## flow/design.v

```verilog
`timescale 1ns / 1ps
module CORDICROT
#(	parameter   ODAT_W	= 16,
	parameter   SHIFT		= 1)
(
	input	Clk_i,
	input	Rst_i,
	input	signed  [ODAT_W-1:0]	X_i,
	input	signed  [ODAT_W-1:0]	Y_i,
	input	Val_i,
	input	Sign_i,
	output	reg	signed	[ODAT_W-1:0]	X_o,
	output	reg	signed	[ODAT_W-1:0]	Y_o,
	output	reg	Val_o
);
    wire    [ODAT_W-1:0]    shiftedInX;
    wire    [ODAT_W-1:0]    shiftedInY;
    assign  shiftedInX    =   X_i >>> SHIFT;
    assign  shiftedInY    =   Y_i >>> SHIFT;
always @(posedge Clk_i) begin
    if (Rst_i) begin
        Val_o	<= 1'b0;
    end else if	(Val_i)	begin
        Val_o	<= Val_i;
    end	else	begin
		Val_o	<=	1'b0;
	end
end
always @(posedge Clk_i) begin
    if (Rst_i) begin
        X_o   <= {ODAT_W{1'b0}};
        Y_o   <= {ODAT_W{1'b0}};
    end else if (Val_i) begin
        if (Sign_i) begin
            X_o   <= X_i + shiftedInY;
            Y_o   <= Y_i - shiftedInX; 
        end else begin
            X_o   <= X_i - shiftedInY;
            Y_o   <= Y_i + shiftedInX;
        end
    end
end
endmodule
module CORDICNCO (
    clk_i,
    rst_i,
    val_i,
    phase_inc_i,
    cos_o,
    sin_o,
    val_o
    );
    parameter                   ODAT_W              = 16;
    parameter                   P_INC_W             = 16;
    parameter                   ITER_NUM            = 16;
    parameter                   EN_SIN_N            = 0;
    localparam  [P_INC_W-1:0]   ANGLE_270_DEGREE    = 3<<(P_INC_W-2);
    localparam  [P_INC_W-1:0]   ANGLE_180_DEGREE    = 1<<(P_INC_W-1);
    localparam  [P_INC_W-1:0]   ANGLE_90_DEGREE     = 1<<(P_INC_W-2);
    localparam [15:0] INIT_VALUE = 16'h4CCC;
    input                           clk_i;
    input                           rst_i;
    input                           val_i;
    input           [P_INC_W-1:0]   phase_inc_i;
    output  reg     [ODAT_W-1:0]    cos_o;
    output  reg     [ODAT_W-1:0]    sin_o;
    output  reg                     val_o;
    wire    [P_INC_W-1:0]           precompAngle[ODAT_W-1:0];
    wire    [ODAT_W-1:0]            x_pipe[ITER_NUM:0];
    wire    [ODAT_W-1:0]            y_pipe[ITER_NUM:0];
    wire    [ITER_NUM:0]            val_pipe;
    reg     [P_INC_W-1:0]           phase_diff_pipe[ITER_NUM-1:0];
    reg     [1:0]                   sc_sign_pipe[ITER_NUM-1:0];
    reg     [P_INC_W-1:0]           phase_accumulator;
    reg     [P_INC_W-1:0]           current_phase;
    reg     [1:0]                   sc_sign_prev;
    reg     [1:0]                   sc_sign;
    reg     [2:0]                   val_sr;
    genvar  g;
    integer i;
    assign  x_pipe[0]   = INIT_VALUE;
    assign  y_pipe[0]   = INIT_VALUE;
    assign  val_pipe[0] = val_sr[2];
always @(posedge clk_i or posedge rst_i) begin
    if (rst_i) begin
        phase_accumulator   <= {P_INC_W{1'b0}};
    end else if (val_i) begin
        phase_accumulator   <= phase_accumulator + phase_inc_i;
    end
end
assign precompAngle [0] = 16'd8190;   
assign precompAngle [1] = 16'd4834;    
assign precompAngle [2] = 16'd2554;    
assign precompAngle [3] = 16'd1296;    
assign precompAngle [4] = 16'd650;     
assign precompAngle [5] = 16'd325;     
assign precompAngle [6] = 16'd162;     
assign precompAngle [7] = 16'd81;     
assign precompAngle [8] = 16'd40;      
assign precompAngle [9] = 16'd20;      
assign precompAngle [10] = 16'd10;     
assign precompAngle [11] = 16'd5;      
assign precompAngle [12] = 16'd2;      
assign precompAngle [13] = 16'd1;      
assign precompAngle [14] = 16'd0;      
assign precompAngle [15] = 16'd0;      
always @(posedge clk_i or posedge rst_i) begin
    if (rst_i) begin
        current_phase   <= {P_INC_W{1'b0}};
        sc_sign         <= 2'b0;
    end else begin
        if (phase_accumulator > ANGLE_270_DEGREE) begin
            current_phase   <= {P_INC_W{1'b0}} - phase_accumulator;
            sc_sign         <= 2'b10;
        end else if (phase_accumulator > ANGLE_180_DEGREE) begin
            current_phase   <= phase_accumulator - ANGLE_180_DEGREE;
            sc_sign         <= 2'b11;
        end else if (phase_accumulator > ANGLE_90_DEGREE) begin
            current_phase   <= ANGLE_180_DEGREE - phase_accumulator;
            sc_sign         <= 2'b01;
        end else begin
            current_phase   <= phase_accumulator;
            sc_sign         <= 2'b00;
        end
    end
end
always @(posedge clk_i or posedge rst_i) begin
    if (rst_i) begin
        val_sr <= 3'b0;
    end else begin
        val_sr <= {val_sr[1:0], val_i};
    end
end
always @(posedge clk_i) begin
    phase_diff_pipe[0]  <= current_phase - precompAngle[0];
    sc_sign_pipe[0]     <= sc_sign;
    for(i=1; i<ITER_NUM; i=i+1) begin
        sc_sign_pipe[i] <= sc_sign_pipe[i-1];
        if (phase_diff_pipe[i-1][P_INC_W-1]) begin
            phase_diff_pipe[i] <= phase_diff_pipe[i-1] + precompAngle[i];
        end else begin
            phase_diff_pipe[i] <= phase_diff_pipe[i-1] - precompAngle[i];
        end
    end
end
generate
    for (g = 0; g < ITER_NUM; g = g + 1) begin : cordic_pipe
        CORDICROT #(
            .ODAT_W     (ODAT_W),
            .SHIFT      (g+1)
        ) cordic_rotation_inst (
            .Clk_i      (clk_i),
            .Rst_i      (rst_i),
            .X_i        (x_pipe[g]),
            .Y_i        (y_pipe[g]),
            .Val_i      (val_pipe[g]),
            .Sign_i     (phase_diff_pipe[g][P_INC_W-1]),
            .X_o        (x_pipe[g+1]),
            .Y_o        (y_pipe[g+1]),
            .Val_o      (val_pipe[g+1])
            );
    end
endgenerate
generate 
    if (EN_SIN_N) begin
        always @(posedge clk_i or posedge rst_i) begin
            if (rst_i) begin
                sin_o       <= {ODAT_W{1'b0}};
            end else begin
                if (sc_sign_prev[1]) begin
                    sin_o   <=  y_pipe[ITER_NUM];
                end else begin
                    sin_o   <= ~y_pipe[ITER_NUM] + {{(ODAT_W-1){1'b0}}, 1'b1};
                end
            end
        end
    end else begin
        always @(posedge clk_i or posedge rst_i) begin
            if (rst_i) begin
                sin_o       <= {ODAT_W{1'b0}};
            end else begin
                if (sc_sign_prev[1]) begin
                    sin_o   <= ~y_pipe[ITER_NUM] + {{(ODAT_W-1){1'b0}}, 1'b1};
                end else begin
                    sin_o   <=  y_pipe[ITER_NUM];
                end
            end
        end
    end
endgenerate
always @(posedge clk_i or posedge rst_i) begin
    if (rst_i) begin
        cos_o           <= {ODAT_W{1'b0}};
        sc_sign_prev    <= 2'b0;
        val_o           <= 1'b0;
    end else begin
        if (sc_sign_prev[0]) begin
            cos_o   <= ~x_pipe[ITER_NUM] + {{(ODAT_W-1){1'b0}}, 1'b1};
        end else begin
            cos_o   <= x_pipe[ITER_NUM];
        end
        sc_sign_prev    <= sc_sign_pipe[ITER_NUM-1];
        val_o           <= val_pipe[ITER_NUM];
    end
end
endmodule
```

## flow/run.sh

```bash
#!/bin/bash
# the make line also repeats each setting of config.mk as NAME=value (left out here)
make -C /OpenROAD-flow-scripts/flow DESIGN_CONFIG=/design/flow/config.mk WORK_HOME=/design/flow/orfs CLKGATE_MAP_FILE= finish
```

## flow/config.mk

```make
export PLATFORM = sky130hd
export DESIGN_NAME = CORDICNCO
export DESIGN_NICKNAME = CORDICNCO
export VERILOG_FILES = /design/flow/design.v
export SDC_FILE = /design/flow/constraint.sdc
export NUM_CORES = 4
export LEC_CHECK = 0
export CAP_MARGIN = 5
export CORE_MARGIN = 2
export CORE_UTILIZATION = 72
export CTS_CLUSTER_DIAMETER = 381
export CTS_CLUSTER_SIZE = 15
export SETUP_SLACK_MARGIN = -0.3
export SLEW_MARGIN = 20
```

## flow/constraint.sdc

```tcl
create_clock -name core_clock -period 3.02 [get_ports {clk_i}]
set_input_delay 0.6040 -clock core_clock [delete_from_list [all_inputs] [get_ports {clk_i}]]
set_output_delay 0.6040 -clock core_clock [all_outputs]
set_load 0.01 [all_outputs]
```

==> results_slide.txt, run 1 <==
Synthesis and Place & Route Summary

Clock tree
  – Insertion Delay late pin: 680 ps
  – CTS sink cnt: roughly 810
  – CTS root buf: clkbuf_16
  – CTS tree: yes
  – Clock transition at the registers of the reported paths: 70 ps
  – CTS buffer count: 60
  – CTS max path bufs: 3
  – H-tree depth: 2

STA
  – Clock Skews: 56.9 ps
  – Tmin final: roughly 3700 ps
  – Final WS setup: -656 ps
  – RSZ-0062 raised after global routing: yes
  – Worst Tran Pin Value: 836 ps
  – Max-slew headroom: between 40% and 50%
  – Count of final setup violators: 101
  – Max Slew Vio Count: 0
  – Period utilisation layout: 122%
  – Final Hold Viols: 0
  – Fmax: 272 MHz

Job
  – OpenROAD warning count: 59
  – Max-Cap Viols: 0

Logic synthesis
  – Seq share, synth: a little under 30%
  – Mux frac, synth: 5.47%
  – XORs/XNORs by Area: 10.4%
  – Ys Warns: 21
  – Synth area leader: dfxtp_1
  – FA/HA/MAJ Cells, Area Fraction: 16.6%
  – Syn_nets: 7409
  – Library cells used by synthesis: 92
  – EDFF count, synth: 0
  – Most common cell in the netlist: nor2_1
  – Main kind of combinational logic by area: AND-OR/OR-AND gates
  – Flops after synth: roughly 810
  – Async S/R FF share, synth: just under 9%
  – Yosys Instances: 6655
  – Top cell area share: 26.0%
  – Synth Area per Inst: 8.59 um2
  – Post-synth top cells: 749 x nor2_1, 742 x dfxtp_1, 693 x ha_1
  – Chip Area, Yosys: 57200 um2
  – Main flop type: dfxtp_1
  – Main area contributors: dfxtp_1 26%, ha_1 15%, xnor2_1 7.1%
  – Mapped Cells: 6655
  – AND-OR/OR-AND share of the synthesized area: 20.1%
  – Mapped Area: 57200 um2
  – And+or+nand+nor area frac: 14.8%

Critical path
  – Top delay family on crit path: simple AND/OR/NAND/NOR gates
  – Setup crit start kind: flop
  – CP bufs+invs: 0
  – Slowest-stage cell, CP: or4_4
  – Setup crit start: cordic_pipe[6].cordic_rotation_inst.Y_o[14]$_SDFFE_PP0P_
  – Worst reg2reg path endpoint: cordic_pipe[7].cordic_rotation_inst.X_o[14]$_SDFFE_PP0P_
  – CP Capture Point: cordic_pipe[7].cordic_rotation_inst.X_o[14]$_SDFFE_PP0P_
  – Maximum fanout along the worst path: 3
  – Worst setup path category: flop to flop
  – Slowest stage delay, CP: 520 ps
  – FF-to-FF path depth: 12
  – Reg-to-reg startpoint: cordic_pipe[6].cordic_rotation_inst.Y_o[14]$_SDFFE_PP0P_
  – Crit end category: flop
  – CP dominant cell by count: or4_4
  – Crit-path cells: or4_4 > or4_4 > ha_4 > mux2i_1 > ha_1 > a21oi_2 > o31ai_2 > a2111o_1 > and3_1 > or4_1 > a31oi_1 > nor2_1
  – WP depth: 12
  – Flop-to-flop setup slack: -660 ps
  – Critical path arrival: 4160 ps
  – Data required time of the critical path: 3510 ps

Global routing
  – Total GRT Usage: 35.9%
  – Remaining Overflow, GRT: 0
  – First-pass GRT wire length: 246 mm
  – Number of global-route vias before repair: approximately 50000
  – Initial antenna violation count: 4
  – Largest net degree at the start of global routing: 158

Floorplanning
  – # rows: 103
  – Core Util at FP: 72.6%
  – Die height: 286 um
  – CORE AREA: 78700 um2
  – Width of the die: around 290 um
  – Die area: 81700 um2
  – IO Pins: 52

Routing
  – Initial DRC count: roughly 3600
  – Routed wire length: roughly 150 mm
  – Wire per inst: 18.2 um
  – Via density: 6.12
  – TritonRoute pass-1 iters: 7
  – # DRC: 0
  – Vias post-DR: 50800
  – Antenna Nets Post-Route: 0

Status
  – Status: complete, but fails checks
  – Layout violations: negative setup slack

Pwr
  – Top power group: combinational logic
  – Clock power frac: roughly 16%
  – P_seq: 0.0146 W
  – PD cells: 700 nW/um2
  – Comb pwr share: between 50% and 60%
  – Sw Ratio: 39.8%
  – Switching power: 0.0183 W
  – Comb. pwr: 0.0239 W
  – Lkg Pwr: 29.9 nW
  – Power Internal: 0.0277 W
  – Reg power frac: 31.7%
  – Max rail drop VDD: about 1.0 mV
  – Clock Power: 0.00755 W

Place
  – DP HPWL: ~120 mm
  – Post-DP Area: ~63000 um2
  – Port bufs: roughly 51
  – GP Congestion: 0.956
  – Dpl cells: 8220

Cells and area
  – Design area: roughly 66000 um2
  – Nets@finish: 7991
  – Final Util: a little over four fifths
  – Layout Cells excl Fill: 8306
  – Area delta synth->final: 14.9%

Worst hold path
  – Hold WC Path Type: primary input to asynchronous set/reset pin
## layout make-up
cell class / count / area, um2
flip-flops and latches: 814 / 16700
repair buffers: 717 / 5690
fillers: 4941 / 13000
well taps: 1050 / 1310
inverters: 329 / 1240
multi-input cells: 5315 / 39100
clock inverters: 4 / 78.8
diodes: 2 / 5.00
clock buffers: 75 / 1560
## through the flow
| stage | hold slack (ps) | setup WS, ps | total power [W] | TNS (ps) |
|---|---|---|---|---|
| global route | 126 | -819 | 0.0489 | -37280 |
| finish | 161 | -656 | 0.0460 | -11770 |
| global placement | 310 | -620 | 0.0368 | -9320 |
| CTS | 123 | -638 | 0.0456 | -15100 |
| floorplan | 310 | -558 | 0.0309 | -6400 |
| detailed placement | 312 | -643 | 0.0379 | -14020 |
## layer usage
layer	global-route usage, %	share of wire (%)
met1	45.7	43
met2	63.3	48
met3	3.94	5.1
met4	11.9	3.4
met5	0	0.015
## what timing repair did
action                     CTS  global route
hold buffers                 0             0
resized                     20            99
pin swaps                   15            55
setup endpoints to repair   16            76
buffers inserted             3            10
==> inputs of run 2 (changes only) <==
Settings changed: CAP_MARGIN 5 to 20, CORE_MARGIN 2 to 5, CORE_UTILIZATION 72 to 67, CTS_CLUSTER_DIAMETER 381 to not set, CTS_CLUSTER_SIZE 15 to not set, GPL_TIMING_DRIVEN set to 0, MAX_ROUTING_LAYER set to met5, PLACE_DENSITY_LB_ADDON set to 0.06, SETUP_SLACK_MARGIN -0.3 to not set, TNS_END_PERCENT set to 95.
Clock period 3.02 ns to 2.5 ns, I/O delays scaled along.
==> run 2 against run 1 <==
Against the previous run: the flow now stops in global routing (5_1_grt); area after synthesis unchanged; die area up 12%; synthesized cell count unchanged.
==> results_slide.txt, run 2 <==
Flow Results at a Glance

Logic synthesis
  – FA/HA/MAJ Cells, Area Fraction: 16.6%
  – Post-synth top cells: 749 x nor2_1, 742 x dfxtp_1, 693 x ha_1
  – Main kind of combinational logic by area: AND-OR/OR-AND gates
  – Most common cell in the netlist: nor2_1
  – Mux frac, synth: under 10%
  – Synth area leader: dfxtp_1
  – Synth Area per Inst: 8.59 um2
  – Mapped Cells: between 6000 and 7000
  – Ys Warns: 21
  – AND-OR/OR-AND share of the synthesized area: between 20% and 30%
  – Seq share, synth: 29.1%
  – Mapped Area: roughly 57000 um2
  – Syn_nets: 7409
  – Main area contributors: dfxtp_1 26%, ha_1 15%, xnor2_1 7.1%
  – Top cell area share: 26.0%
  – Main flop type: dfxtp_1
  – Async S/R FF share, synth: between 8 and 9%
  – Library cells used by synthesis: just over 90
  – And+or+nand+nor area frac: 14.8%
  – Chip Area, Yosys: 57200 um2
  – Flops after synth: 814
  – EDFF count, synth: 0
  – Yosys Instances: about 6700
  – XORs/XNORs by Area: about a tenth

Floorplanning
  – Die height: ~300 um
  – CORE AREA: between 80000 and 90000 um2
  – # rows: 107
  – Die area: 91300 um2
  – Core Util at FP: between 60 and 70%
  – Width of the die: ~300 um
  – IO Pins: 52

Place
  – Port bufs: 50
  – DP HPWL: 123 mm
  – GP Congestion: 0.969
  – Pre-CTS WS: -1540 ps
  – Post-DP Area: 61100 um2

Clock tree
  – CTS root buf: clkbuf_16
  – CTS max path bufs: 3
  – CTS buffer count: 88
  – CTS sink cnt: 814
  – Hold Buf Count CTS: 0
  – H-tree depth: 3

Status
  – Status: aborted with a tool error
  – Halt Stage: global routing (5_1_grt)
## run 2: through the flow
step                instances  setup TNS [ps]  total power (W)
global placement         7849         -939790           0.0433
CTS                      8581          -57970           0.0649
detailed placement       7854         -373350           0.0440
floorplan                6655          -19330           0.0382
## run 2: timing repair
action	in CTS
pin swaps	721
endpoints found under the setup margin	452
setup buffers	571
gates resized	944
cloned	4
hold endpoints to repair	0
==> inputs of run 3 (changes only) <==
Settings changed: ABC_AREA set to 1, CAP_MARGIN 20 to 15, CORE_MARGIN 5 to 2, CORE_UTILIZATION 67 to 72, CTS_CLUSTER_DIAMETER set to 206, CTS_CLUSTER_SIZE set to 16, GPL_TIMING_DRIVEN 0 to not set, MAX_ROUTING_LAYER met5 to not set, PLACE_DENSITY_LB_ADDON 0.06 to 0.04, SETUP_SLACK_MARGIN set to 0.7, TNS_END_PERCENT 95 to not set.
Clock period 2.5 ns to 2.41 ns, I/O delays scaled along.
==> run 3 against run 2 <==
Against the previous run: the run again fails in global routing (5_1_grt); area after synthesis increased by 5.8%; die area down 5.4%; synthesized cell count up 31%.
==> results_slide.txt, run 3 <==
Flow Results at a Glance

Logic synthesis
  – Yosys Instances: 8708
  – Mapped Area: 60500 um2
  – Most common cell in the netlist: nand2_1
  – Main area contributors: dfxtp_1 25%, ha_1 14%, nand2_1 9.4%
  – Synth area leader: dfxtp_1
  – Post-synth top cells: 1518 x nand2_1, 1255 x inv_1, 908 x nor2_1
  – Syn_nets: 9462
  – Chip Area, Yosys: 60500 um2
  – Flops after synth: 814
  – Ys Warns: 21
  – Library cells used by synthesis: 54
  – Async S/R FF share, synth: between 8 and 9%
  – XORs/XNORs by Area: 8.12%
  – Mux frac, synth: 0%
  – Main flop type: dfxtp_1
  – And+or+nand+nor area frac: 22.4%
  – Seq share, synth: 27.5%
  – AND-OR/OR-AND share of the synthesized area: 17.1%
  – EDFF count, synth: 0
  – Synth Area per Inst: between 6 and 7 um2
  – FA/HA/MAJ Cells, Area Fraction: approximately 16%
  – Mapped Cells: 8708
  – Top cell area share: between 20% and 30%
  – Main kind of combinational logic by area: simple AND/OR/NAND/NOR gates

Clock tree
  – CTS max path bufs: 3
  – H-tree depth: 2
  – CTS sink cnt: roughly 810
  – CTS root buf: clkbuf_16
  – CTS buffer count: roughly 56

Place
  – Port bufs: between 50 and 60
  – DP HPWL: 140 mm
  – Post-DP Area: 70900 um2
  – GP Congestion: 1.00

Status
  – Status: aborted with a tool error
  – Error Message: [ERROR GRT-0116] Global routing finished with congestion. Check the congestion regions in the DRC Viewer.
  – Halt Stage: global routing (5_1_grt)

Floorplanning
  – # rows: 106
  – CORE AREA: 83400 um2
  – Die area: between 80000 and 90000 um2
  – Width of the die: between 200 and 300 um
  – Die height: 294 um
  – Core Util at FP: a little over 70%
  – IO Pins: between 50 and 60

Global routing
  – Remaining Overflow, GRT: 1869
  – Total GRT Usage: between 80% and 90%
## run 3: stage by stage
step / utilization (%) / worst slack, ps / hold WS [ps] / cells
after detailed placement: 85.0 / -410 / 312 / 10500
after global placement: 85.0 / -387 / 312 / 10500
after floorplan: - / -96.6 / 310 / 8708
after CTS: 96.5 / -340 / 229 / 10900
## run 3: timing repair
action                     in CTS
pin swaps                     747
resized                      1424
gates cloned                    5
setup endpoints to repair     637
setup buffers                 256
hold buffers                    0
## run 3: layer usage
layer | track usage [%] | overflow
met2 | 104 | 1212
met1 | 85.2 | 38
met4 | 95.7 | 562
met3 | 78.3 | 44
met5 | 52.6 | 13
==> inputs of run 4 (changes only) <==
Settings changed: CAP_MARGIN 15 to 20, CELL_PAD_IN_SITES_GLOBAL_PLACEMENT set to 0, CORE_UTILIZATION 72 to 71, CTS_CLUSTER_DIAMETER 206 to 358, CTS_CLUSTER_SIZE 16 to 77, GPL_ROUTABILITY_DRIVEN set to 1, MAX_ROUTING_LAYER set to met4, PLACE_DENSITY_LB_ADDON 0.04 to 0.02, SETUP_SLACK_MARGIN 0.7 to 0.72, SLEW_MARGIN 20 to 30, TNS_END_PERCENT set to 85.
Clock period 2.41 ns to 2.5 ns, I/O delays scaled along.
==> run 4 against run 3 <==
Against the previous run: die area rose by 1.4%; synthesized cell count did not move; area after synthesis did not move; the run again fails in global routing (5_1_grt).
==> results_slide.txt, run 4 <==
Flow Results at a Glance

Logic synthesis
  – FA/HA/MAJ Cells, Area Fraction: 15.7%
  – Main kind of combinational logic by area: simple AND/OR/NAND/NOR gates
  – Post-synth top cells: 1518 x nand2_1, 1255 x inv_1, 908 x nor2_1
  – Seq share, synth: 27.5%
  – Library cells used by synthesis: between 50 and 60
  – Ys Warns: 21
  – Synth area leader: dfxtp_1
  – And+or+nand+nor area frac: between 20% and 30%
  – Mapped Cells: 8708
  – Mapped Area: about 60000 um2
  – Chip Area, Yosys: 60500 um2
  – Synth Area per Inst: 6.95 um2
  – Flops after synth: 814
  – Main area contributors: dfxtp_1 25%, ha_1 14%, nand2_1 9.4%
  – Yosys Instances: 8708
  – Main flop type: dfxtp_1
  – Top cell area share: between 20% and 30%
  – Async S/R FF share, synth: slightly below 9%
  – XORs/XNORs by Area: 8.12%
  – Mux frac, synth: 0%
  – Syn_nets: 9462
  – EDFF count, synth: 0
  – AND-OR/OR-AND share of the synthesized area: 17.1%
  – Most common cell in the netlist: nand2_1

Clock tree
  – Hold Buf Count CTS: 0
  – CTS buffer count: 14
  – CTS root buf: clkbuf_16
  – CTS sink cnt: 814
  – H-tree depth: 1
  – CTS max path bufs: 3

Status
  – Error Message: [ERROR GRT-0116] Global routing finished with congestion. Check the congestion regions in the DRC Viewer.
  – Status: aborted with a tool error
  – Halt Stage: global routing (5_1_grt)

Floorplanning
  – Width of the die: 296 um
  – Core Util at FP: a little under three quarters
  – # rows: 107
  – Die height: approximately 300 um
  – CORE AREA: 84700 um2
  – IO Pins: between 50 and 60
  – Die area: 87600 um2

Place
  – Pre-CTS WS: -324 ps
  – GP Congestion: 1.03
  – DP HPWL: 138 mm
  – Port bufs: 51

Global routing
  – Total GRT Usage: between 70% and 80%
  – Remaining Overflow, GRT: around 90
==> run 4: metrics by stage <==
stage	hold WS (ps)	utilization, %	power [W]	cell area [um2]	std cells
after CTS	231	92.4	0.0646	78300	10800
after detailed placement	312	81.9	0.0541	69400	10500
after global placement	310	81.9	0.0527	69400	10500
after floorplan	310	-	0.0426	62100	8708
==> run 4: per-layer routing <==
metal | global-route usage (%) | overflow
met2 | 90.4 | 23
met5 | - | -
met1 | 72.9 | 3
met4 | 70.3 | 37
met3 | 59.1 | 26
==> run 4: timing repair <==
action | in CTS
gates resized | 1584
setup buffers | 255
pin swaps | 769
gates cloned | 1
endpoints found under the setup margin | 615
==> inputs of run 5 (changes only) <==
Settings changed: CAP_MARGIN 20 to 5, CELL_PAD_IN_SITES_GLOBAL_PLACEMENT 0 to not set, CORE_UTILIZATION 71 to 72, CTS_CLUSTER_DIAMETER 358 to 353, CTS_CLUSTER_SIZE 77 to 15, GPL_ROUTABILITY_DRIVEN 1 to not set, MAX_ROUTING_LAYER met4 to not set, PLACE_DENSITY_LB_ADDON 0.02 to not set, SETUP_SLACK_MARGIN 0.72 to not set, SLEW_MARGIN 30 to 20, TNS_END_PERCENT 85 to not set.
Clock period 2.5 ns to 2.16 ns, I/O delays scaled along.
==> run 5 against run 4 <==
Against the previous run: the flow stops in clock tree synthesis (4_1_cts); area after synthesis unchanged; synthesized cell count unchanged; die area down 1.4%.
==> results_slide.txt, run 5 <==
Flow Results at a Glance

Logic synthesis
  – Yosys Instances: 8708
  – Post-synth top cells: 1518 x nand2_1, 1255 x inv_1, 908 x nor2_1
  – And+or+nand+nor area frac: 22.4%
  – Mapped Area: 60500 um2
  – Flops after synth: 814
  – Top cell area share: 24.6%
  – EDFF count, synth: 0
  – Syn_nets: 9462
  – Most common cell in the netlist: nand2_1
  – Ys Warns: 21
  – AND-OR/OR-AND share of the synthesized area: between 10% and 20%
  – Main flop type: dfxtp_1
  – Library cells used by synthesis: ~54
  – FA/HA/MAJ Cells, Area Fraction: 15.7%
  – Seq share, synth: roughly 28%
  – Synth area leader: dfxtp_1
  – Main kind of combinational logic by area: simple AND/OR/NAND/NOR gates
  – Mapped Cells: 8708
  – Chip Area, Yosys: 60500 um2
  – Mux frac, synth: 0%
  – Synth Area per Inst: a little under 7 um2
  – Async S/R FF share, synth: under 10%
  – Main area contributors: dfxtp_1 25%, ha_1 14%, nand2_1 9.4%
  – XORs/XNORs by Area: 8.12%

Place
  – Post-DP Area: 75400 um2
  – GP Congestion: 1.02
  – Port bufs: 51
  – DP HPWL: 154 mm
  – Dpl cells: 11100

Floorplanning
  – Core Util at FP: 72.5%
  – Width of the die: 294 um
  – # rows: 106
  – IO Pins: 52
  – Die height: around 290 um
  – Die area: 86400 um2
  – CORE AREA: 83400 um2

Status
  – Halt Stage: clock tree synthesis (4_1_cts)
  – Error Message: [ERROR DPL-0038] Utilization greater than 100%, impossible to legalize
  – Status: aborted with a tool error
[run 5: metrics by stage]
step | worst slack [ps] | total power [W] | utilization [%]
floorplan | -305 | 0.0499 | -
global placement | -538 | 0.0663 | 90.3
detailed placement | -669 | 0.0691 | 90.3
==> inputs of run 6 (changes only) <==
Settings changed: ABC_AREA 1 to 0, CAP_MARGIN 5 to 20, CELL_PAD_IN_SITES_DETAIL_PLACEMENT set to 2, CORE_MARGIN 2 to 4, CTS_CLUSTER_DIAMETER 353 to 167, CTS_CLUSTER_SIZE 15 to not set, HOLD_SLACK_MARGIN set to -0.09, MIN_ROUTING_LAYER set to met2.
Clock period 2.16 ns to 5.19 ns, I/O delays scaled along.
==> run 6 against run 5 <==
Against the previous run: the run fails in detailed placement (3_5_place_dp); die area down 2.7%; synthesized cell count down 24%; area after synthesis down 5.5%.
==> results_slide.txt, run 6 <==
Flow Results at a Glance

Floorplanning
  – CORE AREA: 78900 um2
  – Die area: 84000 um2
  – Core Util at FP: roughly 72%
  – IO Pins: 52
  – # rows: about 100
  – Die height: 290 um
  – Width of the die: 290 um

Logic synthesis
  – Seq share, synth: 29.1%
  – And+or+nand+nor area frac: 14.8%
  – Mapped Area: 57200 um2
  – Mux frac, synth: 5.47%
  – Mapped Cells: about 6700
  – FA/HA/MAJ Cells, Area Fraction: 16.6%
  – Yosys Instances: 6655
  – Synth Area per Inst: 8.59 um2
  – Top cell area share: 26.0%
  – Main area contributors: dfxtp_1 26%, ha_1 15%, xnor2_1 7.1%
  – Main kind of combinational logic by area: AND-OR/OR-AND gates
  – Synth area leader: dfxtp_1
  – Async S/R FF share, synth: 8.85%
  – Syn_nets: 7409
  – Flops after synth: 814
  – EDFF count, synth: 0
  – Ys Warns: 21
  – AND-OR/OR-AND share of the synthesized area: 20.1%
  – Post-synth top cells: 749 x nor2_1, 742 x dfxtp_1, 693 x ha_1
  – Most common cell in the netlist: nor2_1
  – Chip Area, Yosys: 57200 um2
  – XORs/XNORs by Area: 10.4%
  – Main flop type: dfxtp_1
  – Library cells used by synthesis: 92

Place
  – GP Congestion: 1.02
  – Port bufs: 51

Status
  – Error Message: [ERROR DPL-0033] detailed placement checks failed during check placement.
  – Status: aborted with a tool error
  – Halt Stage: detailed placement (3_5_place_dp)
==> run 6: through the flow <==
stage | area, um2 | setup WS (ps)
after floorplan | 57200 | 646
after global placement | 58500 | 1230
==> inputs of run 7 (changes only) <==
Settings changed: ABC_AREA 0 to not set, CELL_PAD_IN_SITES_DETAIL_PLACEMENT 2 to not set, CELL_PAD_IN_SITES_GLOBAL_PLACEMENT set to 0, CORE_ASPECT_RATIO set to 1.03, CORE_MARGIN 4 to 2, CTS_CLUSTER_DIAMETER 167 to 267, CTS_CLUSTER_SIZE set to 95, GPL_ROUTABILITY_DRIVEN set to 1, HOLD_SLACK_MARGIN -0.09 to not set, MAX_ROUTING_LAYER set to met4, MIN_ROUTING_LAYER met2 to not set, SETUP_SLACK_MARGIN set to 0.37, SLEW_MARGIN 20 to 0, TNS_END_PERCENT set to 5.
Clock period 5.19 ns to 1.24 ns, I/O delays scaled along.
==> run 7 against run 6 <==
Against the previous run: the flow stops in clock tree synthesis (4_1_cts); synthesized cell count unchanged; die area fell by 2.7%; area after synthesis stayed put.
==> results_slide.txt, run 7 <==
Flow Results at a Glance

Logic synthesis
  – Synth area leader: dfxtp_1
  – Ys Warns: 21
  – Mux frac, synth: 5.47%
  – Main kind of combinational logic by area: AND-OR/OR-AND gates
  – Most common cell in the netlist: nor2_1
  – Yosys Instances: ~6700
  – Async S/R FF share, synth: 8.85%
  – Chip Area, Yosys: approximately 57000 um2
  – Mapped Cells: 6655
  – XORs/XNORs by Area: 10.4%
  – Synth Area per Inst: 8.59 um2
  – And+or+nand+nor area frac: 14.8%
  – Top cell area share: 26.0%
  – Syn_nets: ~7400
  – Main flop type: dfxtp_1
  – FA/HA/MAJ Cells, Area Fraction: 16.6%
  – Flops after synth: 814
  – Post-synth top cells: 749 x nor2_1, 742 x dfxtp_1, 693 x ha_1
  – Seq share, synth: 29.1%
  – EDFF count, synth: 0
  – AND-OR/OR-AND share of the synthesized area: 20.1%
  – Mapped Area: 57200 um2
  – Library cells used by synthesis: 92
  – Main area contributors: dfxtp_1 26%, ha_1 15%, xnor2_1 7.1%

Floorplanning
  – # rows: 104
  – Die height: 290 um
  – Die area: roughly 80000 um2
  – Core Util at FP: 73.0%
  – Width of the die: roughly 280 um
  – CORE AREA: 78300 um2
  – IO Pins: 52

Status
  – Error Message: [ERROR DPL-0033] detailed placement checks failed during check placement.
  – Halt Stage: clock tree synthesis (4_1_cts)
  – Status: aborted with a tool error

Place
  – Port bufs: 51
  – DP HPWL: approximately 170 mm
  – GP Congestion: 1.05
==> run 7: metrics by stage <==
step                area [um2]  utilization [%]  worst slack, ps  hold WS (ps)  instances
detailed placement       74600             95.2            -2510           312       9664
global placement         74600             95.2            -2370           310       9664
floorplan                57200                -            -2340           279       6655
==> inputs of run 8 (changes only) <==
Settings changed: CORE_MARGIN 2 to 4, CTS_CLUSTER_SIZE 95 to 24, SETUP_SLACK_MARGIN 0.37 to 0.84, TNS_END_PERCENT 5 to 85.
Clock period 1.24 ns to 2.01 ns, I/O delays scaled along.
==> run 8 against run 7 <==
Against the previous run: the run again fails in clock tree synthesis (4_1_cts); area after synthesis is the same; synthesized cell count is the same; die area grew 2.8%.
==> results_slide.txt, run 8 <==
Flow Results at a Glance

Status
  – Error Message: [ERROR DPL-0038] Utilization greater than 100%, impossible to legalize
  – Status: aborted with a tool error
  – Halt Stage: clock tree synthesis (4_1_cts)

Place
  – Pre-CTS WS: -1770 ps
  – Port bufs: 51
  – Dpl cells: approximately 9400
  – DP HPWL: 186 mm
  – GP Congestion: about 1

Logic synthesis
  – Syn_nets: between 7000 and 8000
  – Chip Area, Yosys: 57200 um2
  – Seq share, synth: ~29%
  – Mapped Area: 57200 um2
  – Mux frac, synth: 5.47%
  – AND-OR/OR-AND share of the synthesized area: 20.1%
  – Main area contributors: dfxtp_1 26%, ha_1 15%, xnor2_1 7.1%
  – XORs/XNORs by Area: between 10% and 20%
  – Top cell area share: 26.0%
  – Yosys Instances: 6655
  – Synth area leader: dfxtp_1
  – Mapped Cells: between 6000 and 7000
  – EDFF count, synth: 0
  – Main flop type: dfxtp_1
  – Post-synth top cells: 749 x nor2_1, 742 x dfxtp_1, 693 x ha_1
  – Ys Warns: 21
  – Async S/R FF share, synth: 8.85%
  – Library cells used by synthesis: between 90 and 100
  – And+or+nand+nor area frac: 14.8%
  – Most common cell in the netlist: nor2_1
  – Flops after synth: roughly 810
  – Synth Area per Inst: 8.59 um2
  – FA/HA/MAJ Cells, Area Fraction: 16.6%
  – Main kind of combinational logic by area: AND-OR/OR-AND gates

Floorplanning
  – Die height: 294 um
  – Width of the die: roughly 290 um
  – Core Util at FP: between 70% and 80%
  – Die area: around 84000 um2
  – IO Pins: 52
  – # rows: 104
  – CORE AREA: 78500 um2
## run 8: stage by stage
step	util, %	total power (W)	cell area, um2	setup TNS (ps)
3_3_place_gp	96.8	0.0649	76000	-230990
2_1_floorplan	-	0.0497	61300	-134830
3_5_place_dp	96.8	0.0711	76000	-320140
==> inputs of run 9 (changes only) <==
Settings changed: ABC_AREA set to 0, CELL_PAD_IN_SITES_DETAIL_PLACEMENT set to 0, CELL_PAD_IN_SITES_GLOBAL_PLACEMENT 0 to not set, CORE_ASPECT_RATIO 1.03 to not set, CTS_CLUSTER_DIAMETER 267 to 167, CTS_CLUSTER_SIZE 24 to not set, GPL_ROUTABILITY_DRIVEN 1 to not set, HOLD_SLACK_MARGIN set to -0.09, MAX_ROUTING_LAYER met4 to not set, MIN_ROUTING_LAYER set to met1, PLACE_DENSITY_LB_ADDON set to 0.26, SETUP_SLACK_MARGIN 0.84 to not set, SLEW_MARGIN 0 to 20, TNS_END_PERCENT 85 to not set.
Clock period 2.01 ns to 5.19 ns, I/O delays scaled along.
==> run 9 against run 8 <==
Against the previous run: the run now finishes clean; area after synthesis is the same; synthesized cell count is the same; die area is essentially flat.
==> results_slide.txt, run 9 <==
Synthesis and Place & Route Summary

Status
  – Status: complete, no violations

STA
  – Clock Skews: between 20 and 30 ps
  – Period utilisation layout: between 70% and 80%
  – Count of final setup violators: 0
  – Worst Tran Pin Value: 1240 ps
  – Final WS setup: 1200 ps
  – Fmax: 251 MHz
  – Tmin final: 3990 ps
  – Final Hold Viols: 0
  – Max-slew headroom: 16.7%
  – RSZ-0062 raised after global routing: no
  – Max Slew Vio Count: 0
  – Setup_tns: 0 ps

Critical path
  – Worst setup path category: flop to flop
  – FF-to-FF path depth: 10
  – Setup crit start kind: flop
  – Worst reg2reg path endpoint: cordic_pipe[12].cordic_rotation_inst.Y_o[13]$_SDFFE_PP0P_
  – Crit end category: flop
  – Data required time of the critical path: 5730 ps
  – Crit-path cells: inv_1 > a21boi_0 > ha_1 > a21o_1 > a21oi_1 > nor4b_1 > a311oi_1 > a211oi_1 > mux2i_1 > a311o_1
  – Reg-to-reg startpoint: phase_diff_pipe[12][15]$_DFF_P_
  – Critical path arrival: 4530 ps
  – Flop-to-flop setup slack: 1200 ps
  – WP depth: 10
  – CP bufs+invs: 1
  – Slowest stage delay, CP: 740 ps
  – Maximum fanout along the worst path: 18
  – Setup crit start: phase_diff_pipe[12][15]$_DFF_P_
  – Slowest-stage cell, CP: a21boi_0
  – Top delay family on crit path: AND-OR/OR-AND gates
  – CP Capture Point: cordic_pipe[12].cordic_rotation_inst.Y_o[13]$_SDFFE_PP0P_

Routing
  – Wire per inst: 18.0 um
  – Via density: 6.22
  – # DRC: 0
  – Initial DRC count: about 3300
  – Routed wire length: 140 mm
  – Vias post-DR: 48200
  – TritonRoute pass-1 iters: 5
  – Antenna Nets Post-Route: 0
  – ANT cells: 0

Clock tree
  – Hold Buf Count CTS: 0
  – Insertion Delay late pin: 660 ps
  – Setup repair bufs after CTS: 0
  – Clock transition at the registers of the reported paths: 60 ps
  – # resized after CTS: 0
  – CTS max path bufs: 3
  – CTS root buf: clkbuf_16
  – CTS sink cnt: 814
  – CTS tree: yes
  – H-tree depth: 3
  – CTS buffer count: 88

Logic synthesis
  – Mapped Area: between 50000 and 60000 um2
  – Chip Area, Yosys: 57200 um2
  – Main kind of combinational logic by area: AND-OR/OR-AND gates
  – EDFF count, synth: 0
  – Main area contributors: dfxtp_1 26%, ha_1 15%, xnor2_1 7.1%
  – XORs/XNORs by Area: a little over a tenth
  – Ys Warns: 21
  – Syn_nets: between 7000 and 8000
  – FA/HA/MAJ Cells, Area Fraction: 16.6%
  – Mapped Cells: 6655
  – Synth area leader: dfxtp_1
  – Library cells used by synthesis: 92
  – Yosys Instances: 6655
  – Async S/R FF share, synth: 8.85%
  – Post-synth top cells: 749 x nor2_1, 742 x dfxtp_1, 693 x ha_1
  – Most common cell in the netlist: nor2_1
  – Main flop type: dfxtp_1
  – Top cell area share: 26.0%
  – Seq share, synth: between 20% and 30%
  – And+or+nand+nor area frac: 14.8%
  – AND-OR/OR-AND share of the synthesized area: 20.1%
  – Synth Area per Inst: 8.59 um2
  – Mux frac, synth: 5.47%
  – Flops after synth: 814

Worst hold path
  – Worst hold path startpoint: sc_sign_pipe[4][1]$_DFF_P_
  – Hold path cells: 0
  – Hold path endpoint: sc_sign_pipe[5][1]$_DFF_P_
  – Hold WC Path Type: flop to flop

Global routing
  – Initial antenna violation count: 0
  – Number of global-route vias before repair: approximately 47000
  – Remaining Overflow, GRT: 0
  – Total GRT Usage: 32.0%
  – Largest net degree at the start of global routing: 168
  – First-pass GRT wire length: 230 mm

Pwr
  – Clock power frac: 23.8%
  – Max rail drop VDD: about 0.60 mV
  – Power Internal: approximately 0.017 W
  – Reg power frac: 31.1%
  – Comb pwr share: 45.0%
  – Total power: between 0.02 and 0.03 W
  – Sw Ratio: between 30% and 40%
  – Comb. pwr: 0.0124 W
  – Switching power: 0.0107 W
  – P_seq: 0.00857 W
  – PD cells: 447 nW/um2
  – Top power group: combinational logic
  – Lkg Pwr: between 20 and 30 nW
  – Clock Power: about 0.0066 W

Floorplanning
  – Die height: 290 um
  – Die area: 84000 um2
  – Core Util at FP: roughly 72%
  – Width of the die: 290 um
  – IO Pins: approximately 52
  – CORE AREA: 78900 um2
  – # rows: around 100

Place
  – GP Congestion: 0.930
  – Pre-CTS WS: 1320 ps
  – Port bufs: 51
  – DP HPWL: 104 mm

Job
  – Max-Cap Viols: 0
  – OpenROAD warning count: 57

Cells and area
  – Area delta synth->final: 7.76%
  – Nets@finish: 7385
-- run 9: layout make-up --
type	instances	area, um2
Tap cell	1050	1310
Clock inverter	47	579
Timing Repair Buffer	83	781
Inverter	329	1240
Clock buffer	114	2490
Fill cell	5543	17300
Sequential cell	814	16700
Multi-Input combinational cell	5315	38500
-- run 9: per-layer routing --
layer / up-vias / wire [um] / GRT usage (%)
li1: 23800 / - / -
met1: 22700 / 59100 / 39.5
met2: 1366 / 67100 / 56.0
met3: 400 / 6450 / 3.56
met4: 0 / 7060 / 14.8
met5: - / 0 / 0
-- run 9: through the flow --
| stage | instances | instance area [um2] | hold WS [ps] | utilization (%) |
|---|---|---|---|---|
| 6_report | 7752 | 61600 | 313 | 78.1 |
| 5_1_grt | 7752 | 61600 | 330 | 78.1 |
| 4_1_cts | 7752 | 61600 | 319 | 78.1 |
| 3_5_place_dp | 7591 | 58500 | 312 | 74.2 |
| 3_3_place_gp | 7591 | 58500 | 311 | 74.2 |
| 2_1_floorplan | 6655 | 57200 | 310 | - |
==> inputs of run 10 (changes only) <==
Settings changed: ABC_AREA 0 to 1, CELL_PAD_IN_SITES_DETAIL_PLACEMENT 0 to 1, CELL_PAD_IN_SITES_GLOBAL_PLACEMENT set to 3, CORE_MARGIN 4 to 10, CORE_UTILIZATION 72 to 60, CTS_CLUSTER_DIAMETER 167 to not set, CTS_CLUSTER_SIZE set to 40, HOLD_SLACK_MARGIN -0.09 to 0.22, MIN_ROUTING_LAYER met1 to met2, PLACE_DENSITY_LB_ADDON 0.26 to 0.29, TNS_END_PERCENT set to 20.
Clock period 5.19 ns to 5.26 ns, I/O delays scaled along.
==> run 10 against run 9 <==
Against the previous run: area after synthesis grew 5.8%; die area grew 36%; the run now fails in global placement without I/O (3_1_place_gp_skip_io); synthesized cell count grew 31%.
==> results_slide.txt, run 10 <==
Flow Results at a Glance

Logic synthesis
  – Main area contributors: dfxtp_1 25%, ha_1 14%, nand2_1 9.4%
  – Mapped Area: 60500 um2
  – Synth area leader: dfxtp_1
  – Top cell area share: between 20% and 30%
  – Flops after synth: 814
  – Yosys Instances: slightly below 9000
  – XORs/XNORs by Area: 8.12%
  – FA/HA/MAJ Cells, Area Fraction: about 16%
  – And+or+nand+nor area frac: 22.4%
  – Most common cell in the netlist: nand2_1
  – Mapped Cells: 8708
  – Chip Area, Yosys: 60500 um2
  – Library cells used by synthesis: 54
  – Mux frac, synth: 0%
  – Seq share, synth: between 20% and 30%
  – Main flop type: dfxtp_1
  – Syn_nets: 9462
  – Main kind of combinational logic by area: simple AND/OR/NAND/NOR gates
  – Ys Warns: 21
  – EDFF count, synth: 0
  – AND-OR/OR-AND share of the synthesized area: 17.1%
  – Async S/R FF share, synth: 8.85%
  – Post-synth top cells: 1518 x nand2_1, 1255 x inv_1, 908 x nor2_1
  – Synth Area per Inst: 6.95 um2

Floorplanning
  – Die height: 338 um
  – # rows: roughly 120
  – Width of the die: 338 um
  – Die area: 114000 um2
  – Core Util at FP: 60.4%
  – CORE AREA: 100000 um2

Status
  – Halt Stage: global placement without I/O (3_1_place_gp_skip_io)
  – Error Message: [ERROR FLW-0024] Place density exceeds 1.0 (current PLACE_DENSITY_LB_ADDON =  0.29). Please check if the value of  PLACE_DENSITY_LB_ADDON is between 0 and 0.99.
  – Status: aborted with a tool error
==> inputs of run 11 (changes only) <==
Settings changed: ABC_AREA 1 to not set, CELL_PAD_IN_SITES_DETAIL_PLACEMENT 1 to not set, CELL_PAD_IN_SITES_GLOBAL_PLACEMENT 3 to 0, CORE_ASPECT_RATIO set to 1.03, CORE_MARGIN 10 to 2, CORE_UTILIZATION 60 to 72, CTS_CLUSTER_DIAMETER set to 267, CTS_CLUSTER_SIZE 40 to 24, GPL_ROUTABILITY_DRIVEN set to 1, HOLD_SLACK_MARGIN 0.22 to not set, MAX_ROUTING_LAYER set to met4, MIN_ROUTING_LAYER met2 to not set, PLACE_DENSITY set to 0.95, PLACE_DENSITY_LB_ADDON 0.29 to not set, SETUP_SLACK_MARGIN set to -0.14, SLEW_MARGIN 20 to 0, TNS_END_PERCENT 20 to 85.
Clock period 5.26 ns to 1.98 ns, I/O delays scaled along.
==> run 11 against run 10 <==
Against the previous run: the flow stops in detailed placement (3_5_place_dp); synthesized cell count shrank 24%; area after synthesis is 5.5% lower; die area is 28% lower.
==> results_slide.txt, run 11 <==
Flow Results at a Glance

Logic synthesis
  – Main flop type: dfxtp_1
  – Yosys Instances: 6655
  – And+or+nand+nor area frac: 14.8%
  – Mapped Area: 57200 um2
  – Synth area leader: dfxtp_1
  – Synth Area per Inst: 8.59 um2
  – EDFF count, synth: 0
  – Chip Area, Yosys: 57200 um2
  – Main kind of combinational logic by area: AND-OR/OR-AND gates
  – Mapped Cells: 6655
  – Most common cell in the netlist: nor2_1
  – Async S/R FF share, synth: 8.85%
  – Top cell area share: between 20% and 30%
  – XORs/XNORs by Area: between 10% and 20%
  – Main area contributors: dfxtp_1 26%, ha_1 15%, xnor2_1 7.1%
  – Mux frac, synth: 5.47%
  – Ys Warns: 21
  – Flops after synth: a little over 800
  – Seq share, synth: roughly 29%
  – FA/HA/MAJ Cells, Area Fraction: 16.6%
  – Post-synth top cells: 749 x nor2_1, 742 x dfxtp_1, 693 x ha_1
  – Library cells used by synthesis: around 92
  – AND-OR/OR-AND share of the synthesized area: 20.1%
  – Syn_nets: 7409

Floorplanning
  – Width of the die: about 280 um
  – IO Pins: 52
  – Die area: 81700 um2
  – Die height: just under 300 um
  – # rows: 104
  – Core Util at FP: 73.0%
  – CORE AREA: 78300 um2

Status
  – Status: aborted with a tool error
  – Halt Stage: detailed placement (3_5_place_dp)
  – Error Message: [ERROR DPL-0033] detailed placement checks failed during check placement.

Place
  – Port bufs: between 50 and 60
  – GP Congestion: 1.03
run 11: per-stage QoR:
stage / instances / hold slack, ps / total power [W] / cell area [um2] / TNS (ps)
after floorplan: 6655 / 310 / 0.0498 / 60700 / -149020
after global placement: 9402 / 310 / 0.0648 / 75400 / -230770
==> inputs of run 12 (changes only) <==
Settings changed: PLACE_DENSITY 0.95 to not set, SETUP_SLACK_MARGIN -0.14 to 0.84.
Clock period 1.98 ns to 1.97 ns, I/O delays scaled along.
==> run 12 against run 11 <==
Against the previous run: the run again fails in detailed placement (3_5_place_dp); die area unchanged; area after synthesis is the same; synthesized cell count unchanged.
==> results_slide.txt, run 12 <==
Flow Results at a Glance

Status
  – Status: aborted with a tool error
  – Halt Stage: detailed placement (3_5_place_dp)
  – Error Message: [ERROR DPL-0033] detailed placement checks failed during check placement.

Floorplanning
  – Die area: 81700 um2
  – Core Util at FP: 73.0%
  – IO Pins: roughly 52
  – # rows: approximately 100
  – CORE AREA: 78300 um2
  – Die height: 290 um
  – Width of the die: ~280 um

Logic synthesis
  – Synth area leader: dfxtp_1
  – AND-OR/OR-AND share of the synthesized area: 20.1%
  – Main flop type: dfxtp_1
  – Top cell area share: 26.0%
  – Synth Area per Inst: roughly 8.6 um2
  – Syn_nets: 7409
  – Post-synth top cells: 749 x nor2_1, 742 x dfxtp_1, 693 x ha_1
  – Flops after synth: 814
  – Most common cell in the netlist: nor2_1
  – Mapped Area: 57200 um2
  – EDFF count, synth: 0
  – Async S/R FF share, synth: 8.85%
  – XORs/XNORs by Area: 10.4%
  – Main area contributors: dfxtp_1 26%, ha_1 15%, xnor2_1 7.1%
  – Mapped Cells: 6655
  – Library cells used by synthesis: just over 90
  – Main kind of combinational logic by area: AND-OR/OR-AND gates
  – Yosys Instances: approximately 6700
  – Mux frac, synth: around 5.5%
  – Chip Area, Yosys: 57200 um2
  – Ys Warns: 21
  – And+or+nand+nor area frac: 14.8%
  – FA/HA/MAJ Cells, Area Fraction: 16.6%
  – Seq share, synth: roughly 29%

Place
  – GP Congestion: 1.01
  – Port bufs: 51
## run 12: stage by stage
step | hold WS, ps | setup WS, ps | area [um2] | cells
3_3_place_gp | 310 | -1680 | 76500 | 9455
2_1_floorplan | 310 | -1600 | 61400 | 6655
==> inputs of run 13 (changes only) <==
Settings changed: CELL_PAD_IN_SITES_GLOBAL_PLACEMENT 0 to not set, CORE_ASPECT_RATIO 1.03 to not set, CTS_CLUSTER_DIAMETER 267 to 27, CTS_CLUSTER_SIZE 24 to 58, GPL_ROUTABILITY_DRIVEN 1 to not set, HOLD_SLACK_MARGIN set to -0.05, MAX_ROUTING_LAYER met4 to not set, PLACE_DENSITY_LB_ADDON set to 0.24, SETUP_SLACK_MARGIN 0.84 to -0.29, SLEW_MARGIN 0 to 20, TNS_END_PERCENT 85 to 5.
Clock period 1.97 ns to 3.91 ns, I/O delays scaled along.
==> run 13 against run 12 <==
Against the previous run: the run now finishes clean; synthesized cell count did not move; area after synthesis did not move; die area barely moved.
==> results_slide.txt, run 13 <==
Synthesis and Place & Route Summary

Pwr
  – Clock power frac: 36.7%
  – Comb pwr share: a little under two fifths
  – P_seq: roughly 0.011 W
  – Lkg Pwr: approximately 29 nW
  – PD cells: approximately 690 nW/um2
  – Switching power: 0.0165 W
  – Clock Power: 0.0165 W
  – Reg power frac: 25.2%
  – Sw Ratio: between 30% and 40%
  – Max rail drop VDD: 0.988 mV
  – Comb. pwr: approximately 0.017 W
  – Power Internal: 0.0286 W
  – Top power group: combinational logic

Logic synthesis
  – Synth Area per Inst: 8.59 um2
  – And+or+nand+nor area frac: 14.8%
  – AND-OR/OR-AND share of the synthesized area: between 20 and 25%
  – Syn_nets: 7409
  – Post-synth top cells: 749 x nor2_1, 742 x dfxtp_1, 693 x ha_1
  – Chip Area, Yosys: roughly 57000 um2
  – Flops after synth: 814
  – Mapped Cells: 6655
  – Main kind of combinational logic by area: AND-OR/OR-AND gates
  – Main area contributors: dfxtp_1 26%, ha_1 15%, xnor2_1 7.1%
  – Mapped Area: 57200 um2
  – XORs/XNORs by Area: roughly a tenth
  – FA/HA/MAJ Cells, Area Fraction: 16.6%
  – Main flop type: dfxtp_1
  – Mux frac, synth: 5.47%
  – Library cells used by synthesis: 92
  – Yosys Instances: around 6700
  – Synth area leader: dfxtp_1
  – Top cell area share: 26.0%
  – EDFF count, synth: 0
  – Ys Warns: 21
  – Async S/R FF share, synth: 8.85%
  – Seq share, synth: approximately 29%
  – Most common cell in the netlist: nor2_1

Critical path
  – Crit end category: flop
  – Data required time of the critical path: between 4000 and 5000 ps
  – Critical path arrival: 4430 ps
  – CP Capture Point: cordic_pipe[5].cordic_rotation_inst.X_o[12]$_SDFFE_PP0P_
  – Maximum fanout along the worst path: 7
  – Crit-path cells: inv_1 > ha_1 > mux2_2 > fa_1 > a21oi_1 > o21ai_1 > a2111oi_0 > nor3_1 > a2111oi_0 > a21oi_1 > xnor2_1 > o22ai_1
  – Top delay family on crit path: AND-OR/OR-AND gates
  – CP bufs+invs: 1
  – Setup crit start: cordic_pipe[4].cordic_rotation_inst.Y_o[6]$_SDFFE_PP0P_
  – FF-to-FF path depth: 12
  – Slowest-stage cell, CP: a2111oi_0
  – Worst setup path category: flop to flop
  – Setup crit start kind: flop
  – Reg-to-reg startpoint: cordic_pipe[4].cordic_rotation_inst.Y_o[6]$_SDFFE_PP0P_
  – WP depth: 12
  – Worst reg2reg path endpoint: cordic_pipe[5].cordic_rotation_inst.X_o[12]$_SDFFE_PP0P_
  – Slowest stage delay, CP: about 640 ps
  – Flop-to-flop setup slack: 120 ps

Clock tree
  – H-tree depth: 4
  – CTS max path bufs: 3
  – CTS root buf: clkbuf_16
  – CTS sink cnt: about 810
  – CTS tree: yes
  – # resized after CTS: 0
  – Hold Buf Count CTS: 0
  – Setup repair bufs after CTS: 0
  – CTS buffer count: 179
  – Insertion Delay late pin: 790 ps
  – Clock transition at the registers of the reported paths: roughly 50 ps

STA
  – Final WS setup: around 120 ps
  – Count of final setup violators: 0
  – Max-slew headroom: between 10% and 20%
  – Fmax: about 260 MHz
  – Clock Skews: 34.1 ps
  – Final Hold Viols: 0
  – Period utilisation layout: 96.9%
  – Worst Tran Pin Value: 1280 ps
  – Tmin final: 3790 ps
  – Max Slew Vio Count: 0

Global routing
  – Initial antenna violation count: 2
  – Number of global-route vias before repair: 51000
  – Total GRT Usage: 38.0%
  – Largest net degree at the start of global routing: 124
  – Remaining Overflow, GRT: 0
  – First-pass GRT wire length: 256 mm

Floorplanning
  – Die height: 286 um
  – # rows: 103
  – Width of the die: 286 um
  – Die area: between 80000 and 90000 um2
  – CORE AREA: 78700 um2
  – Core Util at FP: just over 70%
  – IO Pins: between 50 and 60

Cells and area
  – Final Util: between 80% and 90%
  – Nets@finish: 7536
  – Area delta synth->final: 14.9%

Routing
  – TritonRoute pass-1 iters: 6
  – Vias post-DR: 51000
  – Routed wire length: 158 mm
  – ANT cells: 0
  – Initial DRC count: 4113
  – Via density: 6.38
  – # DRC: 0
  – Wire per inst: 19.8 um
  – Antenna Nets Post-Route: 0

Place
  – Port bufs: 51
  – Pre-CTS WS: a little over 200 ps
  – DP HPWL: 107 mm
  – GP Congestion: approximately 0.94

Worst hold path
  – Hold WC Path Type: primary input to asynchronous set/reset pin

Status
  – Status: complete, no violations

Job
  – OpenROAD warning count: 55
  – Max-Cap Viols: 0
==> run 13: metrics by stage <==
step           cells  TNS, ps  area [um2]  hold slack, ps  total power [W]
2_1_floorplan   6655   -11370       57200             310           0.0238
3_3_place_gp    7651        0       59000             312           0.0269
3_5_place_dp    7651        0       59000             312           0.0275
4_1_cts         7989        0       65700             253           0.0448
5_1_grt         7989     -373       65700             288           0.0472
6_report        7989        0       65700             304           0.0451
==> run 13: final cells by class <==
type	instances	area [um2]
Sequential cell	814	16700
Clock buffer	219	4920
Clock inverter	119	1780
Timing Repair Buffer	143	1240
Tap cell	1050	1310
Inverter	329	1240
Multi-Input combinational cell	5315	38500
Fill cell	4545	13000
==> run 13: per-layer routing <==
| metal | vias up | GRT usage, % | wire length [um] |
|---|---|---|---|
| met2 | 2025 | 67.0 | 78000 |
| met1 | 24200 | 43.1 | 61300 |
| met5 | - | 0 | 21 |
| met3 | 632 | 6.21 | 9530 |
| met4 | 4 | 22.8 | 9540 |
| li1 | 24200 | - | - |
==> inputs of run 14 (changes only) <==
Settings changed: ABC_AREA set to 1, CELL_PAD_IN_SITES_DETAIL_PLACEMENT set to 2, CORE_MARGIN 2 to 4, CORE_UTILIZATION 72 to 40, CTS_CLUSTER_DIAMETER 27 to not set, CTS_CLUSTER_SIZE 58 to not set, HOLD_SLACK_MARGIN -0.05 to -0.09, PLACE_DENSITY_LB_ADDON 0.24 to not set, SETUP_SLACK_MARGIN -0.29 to 0.76, TNS_END_PERCENT 5 to not set.
Clock period 3.91 ns to 4.0 ns, I/O delays scaled along.
==> run 14 against run 13 <==
Against the previous run: the run now fails in global routing (5_1_grt); synthesized cell count increased by 31%; die area increased by 93%; area after synthesis increased by 5.8%.
==> results_slide.txt, run 14 <==
Flow Results at a Glance

Clock tree
  – Hold Buf Count CTS: 0
  – CTS max path bufs: 3
  – CTS buffer count: 101
  – H-tree depth: 3
  – CTS sink cnt: 814
  – CTS root buf: clkbuf_16

Logic synthesis
  – Async S/R FF share, synth: 8.85%
  – Post-synth top cells: 1518 x nand2_1, 1255 x inv_1, 908 x nor2_1
  – Synth area leader: dfxtp_1
  – Mux frac, synth: 0%
  – Synth Area per Inst: 6.95 um2
  – FA/HA/MAJ Cells, Area Fraction: 15.7%
  – Top cell area share: 24.6%
  – Main kind of combinational logic by area: simple AND/OR/NAND/NOR gates
  – XORs/XNORs by Area: between 8 and 9%
  – Most common cell in the netlist: nand2_1
  – Seq share, synth: 27.5%
  – EDFF count, synth: 0
  – Syn_nets: 9462
  – Flops after synth: 814
  – And+or+nand+nor area frac: 22.4%
  – Chip Area, Yosys: 60500 um2
  – Mapped Cells: approximately 8700
  – Main flop type: dfxtp_1
  – Ys Warns: 21
  – Library cells used by synthesis: 54
  – Mapped Area: 60500 um2
  – Yosys Instances: 8708
  – Main area contributors: dfxtp_1 25%, ha_1 14%, nand2_1 9.4%
  – AND-OR/OR-AND share of the synthesized area: 17.1%

Floorplanning
  – IO Pins: 52
  – Core Util at FP: between 40% and 50%
  – Width of the die: about 400 um
  – CORE AREA: approximately 150000 um2
  – # rows: between 100 and 150
  – Die height: 397 um
  – Die area: 158000 um2

Global routing
  – Remaining Overflow, GRT: between 2000 and 3000
  – Total GRT Usage: 81.1%

Status
  – Halt Stage: global routing (5_1_grt)
  – Status: aborted with a tool error
  – Error Message: [ERROR GRT-0232] Routing congestion too high. Check the congestion heatmap in the GUI.

Place
  – DP HPWL: around 250 mm
  – GP Congestion: 0.922
  – Dpl cells: 10700
  – Pre-CTS WS: -115 ps
  – Port bufs: 51
  – Post-DP Area: roughly 63000 um2
run 14: timing repair:
| item | 4_1_cts |
|---|---|
| resized | 593 |
| setup buffers | 58 |
| endpoints found under the setup margin | 244 |
| pin swaps | 71 |
run 14: through the flow:
step                total power [W]  util (%)
CTS                          0.0496      46.2
global placement             0.0309      42.1
floorplan                    0.0259         -
detailed placement           0.0353      42.1
run 14: layer usage:
layer,GRT usage (%),overflow
met5,35.6,3
met4,85.7,810
met3,64.7,86
met2,99.3,1739
met1,78.4,81
==> inputs of run 15 (changes only) <==
Settings changed: ABC_AREA 1 to not set, CAP_MARGIN 20 to 15, CELL_PAD_IN_SITES_DETAIL_PLACEMENT 2 to not set, CELL_PAD_IN_SITES_GLOBAL_PLACEMENT set to 2, CORE_ASPECT_RATIO set to 0.8, CORE_MARGIN 4 to 2, CTS_CLUSTER_DIAMETER set to 294, HOLD_SLACK_MARGIN -0.09 to 0.18, SETUP_SLACK_MARGIN 0.76 to not set.
==> run 15 against run 14 <==
Against the previous run: now clean on timing, DRC and antenna; synthesized cell count is 24% lower; area after synthesis decreased by 5.5%; die area shrank 7.3%.
==> results_slide.txt, run 15 <==
Synthesis and Place & Route Summary

Status
  – Status: complete, no violations

Global routing
  – Total GRT Usage: 21.5%
  – Met3 usage: 2.85%
  – Initial antenna violation count: 2
  – Remaining Overflow, GRT: 0
  – Met1 Track Usage GR: between 30% and 40%
  – Largest net degree at the start of global routing: 112
  – First-pass GRT wire length: 251 mm
  – Most Crowded Layer GR: met1
  – Number of global-route vias before repair: around 44000
  – M2 GR Usage: 29.8%

STA
  – Final Hold Viols: 0
  – RSZ-0062 raised after global routing: no
  – Tmin final: 3710 ps
  – Count of final setup violators: 0
  – Post-Route Hold Slack: roughly 320 ps
  – Period utilisation layout: 92.8%
  – Max Slew Vio Count: 0
  – Fmax: around 270 MHz
  – Clock Skews: 41.9 ps
  – Worst Tran Pin Value: 1060 ps
  – Max-slew headroom: 28.8%
  – Setup_tns: 0 ps

Routing
  – TritonRoute pass-1 iters: 5
  – # DRC: 0
  – Via density: 5.34
  – Antenna Nets Post-Route: 0
  – Routed wire length: ~160 mm
  – Vias post-DR: around 47000
  – Initial DRC count: 2709
  – Wire per inst: 18.2 um

Place
  – Port bufs: 51
  – GP Congestion: 0.856
  – DP HPWL: 125 mm

Pwr
  – Clock Power: roughly 0.0095 W
  – P_seq: 0.0110 W
  – Switching power: 0.0142 W
  – Lkg Pwr: 28.0 nW
  – Comb pwr share: ~45%
  – Sw Ratio: 38.3%
  – PD cells: 578 nW/um2
  – Comb. pwr: 0.0165 W
  – Reg power frac: 29.7%
  – Max rail drop VDD: 0.450 mV
  – Top power group: combinational logic
  – Power Internal: 0.0228 W
  – Clock power frac: approximately a quarter

Critical path
  – CP bufs+invs: 0
  – Reg-to-reg startpoint: cordic_pipe[6].cordic_rotation_inst.Y_o[11]$_SDFFE_PP0P_
  – CP dominant cell by count: or4_1
  – CP Capture Point: cordic_pipe[7].cordic_rotation_inst.X_o[14]$_SDFFE_PP0P_
  – Crit-path cells: or4_1 > or4_1 > ha_1 > mux2i_1 > ha_1 > a21oi_1 > o31ai_1 > a2111o_1 > and3_1 > or4_1 > a31oi_1 > nor2_1
  – Slowest stage delay, CP: 560 ps
  – Critical path arrival: around 4300 ps
  – Setup crit start kind: flop
  – Crit end category: flop
  – Worst setup path category: flop to flop
  – FF-to-FF path depth: 12
  – Worst reg2reg path endpoint: cordic_pipe[7].cordic_rotation_inst.X_o[14]$_SDFFE_PP0P_
  – Maximum fanout along the worst path: 3
  – Top delay family on crit path: simple AND/OR/NAND/NOR gates
  – Data required time of the critical path: 4590 ps
  – Flop-to-flop setup slack: 290 ps
  – Slowest-stage cell, CP: or4_1
  – Setup crit start: cordic_pipe[6].cordic_rotation_inst.Y_o[11]$_SDFFE_PP0P_
  – WP depth: 12

Logic synthesis
  – Post-synth top cells: 749 x nor2_1, 742 x dfxtp_1, 693 x ha_1
  – Flops after synth: 814
  – Most common cell in the netlist: nor2_1
  – Synth Area per Inst: 8.59 um2
  – Top cell area share: roughly a quarter
  – Main flop type: dfxtp_1
  – Library cells used by synthesis: 92
  – Main area contributors: dfxtp_1 26%, ha_1 15%, xnor2_1 7.1%
  – FA/HA/MAJ Cells, Area Fraction: between 15 and 20%
  – XORs/XNORs by Area: 10.4%
  – Mux frac, synth: 5.47%
  – Seq share, synth: between 20% and 30%
  – Async S/R FF share, synth: 8.85%
  – AND-OR/OR-AND share of the synthesized area: 20.1%
  – Main kind of combinational logic by area: AND-OR/OR-AND gates
  – Mapped Cells: 6655
  – Syn_nets: 7409
  – And+or+nand+nor area frac: roughly 15%
  – EDFF count, synth: 0
  – Synth area leader: dfxtp_1
  – Yosys Instances: between 6000 and 7000
  – Ys Warns: 21
  – Mapped Area: 57200 um2
  – Chip Area, Yosys: 57200 um2

Clock tree
  – Insertion Delay late pin: 740 ps
  – CTS root buf: clkbuf_16
  – H-tree depth: 3
  – CTS max path bufs: 3
  – CTS tree: yes
  – Clock transition at the registers of the reported paths: ~60 ps
  – CTS buffer count: 96
  – CTS sink cnt: roughly 800

Worst hold path
  – Hold path endpoint: phase_diff_pipe[12][0]$_DFF_P_
  – Hold WC Path Type: flop to flop
  – Hold path cells: 0
  – Worst hold path startpoint: phase_diff_pipe[11][0]$_DFF_P_

Floorplanning
  – Die area: approximately 150000 um2
  – Die height: ~340 um
  – IO Pins: 52
  – # rows: 124
  – Core Util at FP: roughly two fifths
  – Width of the die: 427 um
  – CORE AREA: 142000 um2

Job
  – Max-Cap Viols: 0
  – OpenROAD warning count: roughly 59

Cells and area
  – Area delta synth->final: 11.9%
  – Nets@finish: 7510
  – Fill cells: 14100
[run 15: area by class of cell]
class	instances	area, um2	area share [%]
clock buffers	129	2760	4.31
clock inverters	47	676	1.06
flip-flops and latches	814	16700	26.0
repair buffers	200	1710	2.67
diodes	3	7.51	0.0117
well taps	1890	2360	3.70
inverters	329	1240	1.94
multi-input cells	5315	38600	60.3
[run 15: what timing repair did]
action | in CTS | in global routing
gates resized | 0 | 5
setup endpoints to repair | 0 | 6
setup buffers | 0 | 0
endpoints found under the hold margin | 3 | 0
hold buffers | 1 | 0
[run 15: per-stage QoR]
stage                     cells  setup slack [ps]  total power [W]  cell area, um2  util (%)
after floorplan            6655               317           0.0233           57200         -
after global placement     8547               182           0.0277           60500      42.5
after detailed placement   8547               266           0.0277           60500      42.5
after CTS                  8724               179           0.0375           64000      44.9
after global routing       8724              35.3           0.0399           64000      44.9
final                      8727               290           0.0370           64000      44.9
[run 15: routing by layer]
layer  routed length [um]  up-vias  share of wire [%]
met5                    0        -                  0
met4                 3140        0                2.0
met3                 5870      151                3.7
met2                61700      606                 39
met1                88000    21800                 55
li1                     -    24000                  -
Power and IR drop assume default switching activity.
